## testSlave
module testSlave(input clk, input reset,
    input  S_AXI_RREADY,
    output S_AXI_RVALID,
    output[5:0] S_AXI_RID,
    output[31:0] S_AXI_RDATA,
    output[1:0] S_AXI_RRESP,
    output S_AXI_RLAST,
    output S_AXI_ARREADY,
    input  S_AXI_ARVALID,
    input [5:0] S_AXI_ARID,
    input [5:0] S_AXI_ARADDR,
    input [7:0] S_AXI_ARLEN,
    input [2:0] S_AXI_ARSIZE,
    input [1:0] S_AXI_ARBURST,
    output S_AXI_WREADY,
    input  S_AXI_WVALID,
    input [31:0] S_AXI_WDATA,
    input [3:0] S_AXI_WSTRB,
    input  S_AXI_WLAST,
    output S_AXI_AWREADY,
    input  S_AXI_AWVALID,
    input [5:0] S_AXI_AWID,
    input [5:0] S_AXI_AWADDR,
    input [7:0] S_AXI_AWLEN,
    input [2:0] S_AXI_AWSIZE,
    input [1:0] S_AXI_AWBURST,
    input  S_AXI_BREADY,
    output S_AXI_BVALID,
    output[5:0] S_AXI_BID,
    output[1:0] S_AXI_BRESP
);
Size in the first run: about 600 flip-flops, roughly 26000 um^2 of cells after synthesis.
Settings: LEC_CHECK=0, CAP_MARGIN=20, CORE_MARGIN=2, CORE_UTILIZATION=45, SETUP_SLACK_MARGIN=0.6, SLEW_MARGIN=20, TNS_END_PERCENT=5; clock period 3.25 ns.
run.sh (not shown) runs the stock make flow with config.mk's settings and CLKGATE_MAP_FILE=.
Next try:
- CORE_UTILIZATION: 45 -> 58
- TNS_END_PERCENT: 5 -> unset
- clock period: 3.25 -> 3.32 ns (I/O delays scaled with it)
Cell area falls by 0.37%.
Die area falls by 22%.
Wire length falls by 1.5%.
Synthesized cell count is unchanged.
Next try:
- CORE_UTILIZATION: 58 -> 72
- CTS_CLUSTER_SIZE: unset -> 42
- PLACE_DENSITY: unset -> 0.6
- SETUP_SLACK_MARGIN: 0.6 -> unset
- clock period: 3.32 -> 2.27 ns (I/O delays scaled with it)
The new run finished but fails on setup timing.
Sequential cell count stays the same.
Worst hold slack is worse by 0.20 ns.
Die size decreases by 19%.
Next try:
- PLACE_DENSITY: 0.6 -> 0.65
- SETUP_SLACK_MARGIN: unset -> 0.66
Outcome: The new run completed and failed the layout checks on setup timing. Total power went up by 10%. Critical path depth went up by 1. First-iteration DRC count went up by 69%. Non-clock buffer count went up by 139.
Next try:
- CTS_CLUSTER_SIZE: 42 -> 41
- SETUP_SLACK_MARGIN: 0.66 -> unset
- clock period: 2.27 -> 1.67 ns (I/O delays scaled with it)
The changed run finished with setup timing left.
Wire length falls by 4.9%.
Sequential cell count stays the same.
Core utilization came out lower by 0.51 points.
Worst setup slack degrades by 0.58 ns.
Register-to-register slack loses 0.58 ns.
Critical path depth climbs by 2.
Worst hold slack loses 0.045 ns.
Synthesized area does not change.
First-iteration DRC count goes down by 3.2%.
Next try:
- CAP_MARGIN: 20 -> 15
- CELL_PAD_IN_SITES_DETAIL_PLACEMENT: unset -> 0
- CORE_ASPECT_RATIO: unset -> 1.31
- CTS_CLUSTER_DIAMETER: unset -> 64
- CTS_CLUSTER_SIZE: 41 -> 27
- MAX_ROUTING_LAYER: unset -> met4
- PLACE_DENSITY: 0.65 -> 0.66
- SLEW_MARGIN: 20 -> 35
- TNS_END_PERCENT: unset -> 40
Result: The new run finished but fails on setup timing; final cell count is lower by a few percent; die size hardly moves; global-route usage fell by 9.7 points; final area shrinks by a little under a tenth; total power goes down by about a fifth; setup slack is better by 0.48 ns; area after synthesis does not change; register-to-register slack improves by 0.48 ns; utilization drops by 7.3 points; via count falls by about a fifth.

========
## run A
testSlave again, from the RTL that the note above started with.
Settings: LEC_CHECK=0, ABC_AREA=1, CAP_MARGIN=20, CELL_PAD_IN_SITES_DETAIL_PLACEMENT=0, CORE_MARGIN=2, CORE_UTILIZATION=21, CTS_CLUSTER_DIAMETER=38, CTS_CLUSTER_SIZE=70, GPL_TIMING_DRIVEN=1, PLACE_DENSITY=0.72, SETUP_SLACK_MARGIN=0.44, SLEW_MARGIN=20; clock period 2.78 ns.
Run A finished every step from synthesis to the final layout, and the layout passed the timing, design-rule and antenna checks.
Modified inputs, run B compared to run A
# run A
export LEC_CHECK = 0
export ABC_AREA = 1
export CAP_MARGIN = 20
export CELL_PAD_IN_SITES_DETAIL_PLACEMENT = 0
export CORE_MARGIN = 2
export CORE_UTILIZATION = 21
export CTS_CLUSTER_DIAMETER = 38
export CTS_CLUSTER_SIZE = 70
export GPL_TIMING_DRIVEN = 1
export PLACE_DENSITY = 0.72
export SETUP_SLACK_MARGIN = 0.44
export SLEW_MARGIN = 20
create_clock -name core_clock -period 2.78 [get_ports {clk}]
# run B
export LEC_CHECK = 0
export CAP_MARGIN = 20
export CORE_MARGIN = 2
export CORE_UTILIZATION = 65
export SETUP_SLACK_MARGIN = 0.4
export SLEW_MARGIN = 20
create_clock -name core_clock -period 2.39 [get_ports {clk}]
Results
In the reports for run B and run A, the smaller initial antenna violation count belongs to run A. Re arrival time at the worst endpoint: run B is 0.09 ns up on run A. Run B vs run A on total iterations of the first detailed-routing run: run B is the lower one. In the reports for run B and run A, the smaller number of standard cells reported by yosys belongs to run B. Of the two values seen for source of the critical timing path, axi_araddr[2] was produced by run B and axi_awv_awr_flag by run A. Cell-internal power in run B vs run A: up 14%. In run B the met3 layer usage reported by global route turned out 3.9 points higher than in run A. Run B against run A; clock group total power is down by a few percent. Of run B and run A, run A shows the lower area after synthesis, with run B above it.
Here is what was changed in the inputs of run C compared with run B.
# run B
export LEC_CHECK = 0
export CAP_MARGIN = 20
export CORE_MARGIN = 2
export CORE_UTILIZATION = 65
export SETUP_SLACK_MARGIN = 0.4
export SLEW_MARGIN = 20
create_clock -name core_clock -period 2.39 [get_ports {clk}]
# run C
export LEC_CHECK = 0
export CAP_MARGIN = 20
export CORE_MARGIN = 2
export CORE_UTILIZATION = 58
export SETUP_SLACK_MARGIN = 0.6
export SLEW_MARGIN = 20
create_clock -name core_clock -period 4.2 [get_ports {clk}]
Notes after the runs:
- Per the comparison of run C with run B, detailed-route wire length -about 11%, clock network fraction of total power +1.7 points, number of antenna violations at the first check in global routing -2.
- Of run B and run C, run C shows the higher maximum single-stage delay on the critical path, with run B below it.
- Final setup slack of the worst path (higher): run C
- Comparing run B and run C, number of instances in the placed design is lower on run C.
- Run C vs run B, worst hold-check path type: reg2reg vs in2reg
#### Input delta (run D over run C)
# run C
export LEC_CHECK = 0
export CAP_MARGIN = 20
export CORE_MARGIN = 2
export CORE_UTILIZATION = 58
export SETUP_SLACK_MARGIN = 0.6
export SLEW_MARGIN = 20
create_clock -name core_clock -period 4.2 [get_ports {clk}]
# run D
export LEC_CHECK = 0
export CAP_MARGIN = 20
export CORE_MARGIN = 2
export CORE_UTILIZATION = 40
export PLACE_DENSITY = 0.6
export SLEW_MARGIN = 20
create_clock -name core_clock -period 2.87 [get_ports {clk}]
--- outcome ---
Run D: flow completed, timing, DRC and antenna clean. Run D has standard cell area after detailed placement above what run C had. Comparing run D and run C, the higher met1 track demand over resource in global routing was measured on run C. Final-report hold violation count came out exactly the same in run D and run C. Comparing run D against run C, there is no change at all in post-synthesis cell count from yosys. Changes observed in run D relative to run C: setup slack after layout shrank by 0.70 ns, layout-stage area growth over the synthesis result grew by 3.2 points, net switching component of the power grew by about 50%, total design power grew by 6.3 mW. Run C was smaller in final cell area than run D. Run D reports a higher wire length reported by the detailed router than run C does. For run C, the end of the critical path was axi_awlen_cntr[0], unlike run D, where it was axi_rdata[5].
Edits applied to the flow inputs when going from run D to run E:
# run D
export LEC_CHECK = 0
export CAP_MARGIN = 20
export CORE_MARGIN = 2
export CORE_UTILIZATION = 40
export PLACE_DENSITY = 0.6
export SLEW_MARGIN = 20
create_clock -name core_clock -period 2.87 [get_ports {clk}]
# run E
export LEC_CHECK = 0
export CAP_MARGIN = 20
export CORE_MARGIN = 2
export CORE_UTILIZATION = 58
export SLEW_MARGIN = 20
create_clock -name core_clock -period 1.98 [get_ports {clk}]
--- outcome ---
- [run E] flow finished | final checks: failed | reasons: negative setup slack
- Run E vs. run D: global-route met1 utilization went up 19 points, logic share of the area went down 0.66 points, combined area of the multi-input logic cells went up 440 sq um.
- Run E reports its worst hold path class as in2reg while run D reports reg2reg.
Power and IR drop assume default switching activity.
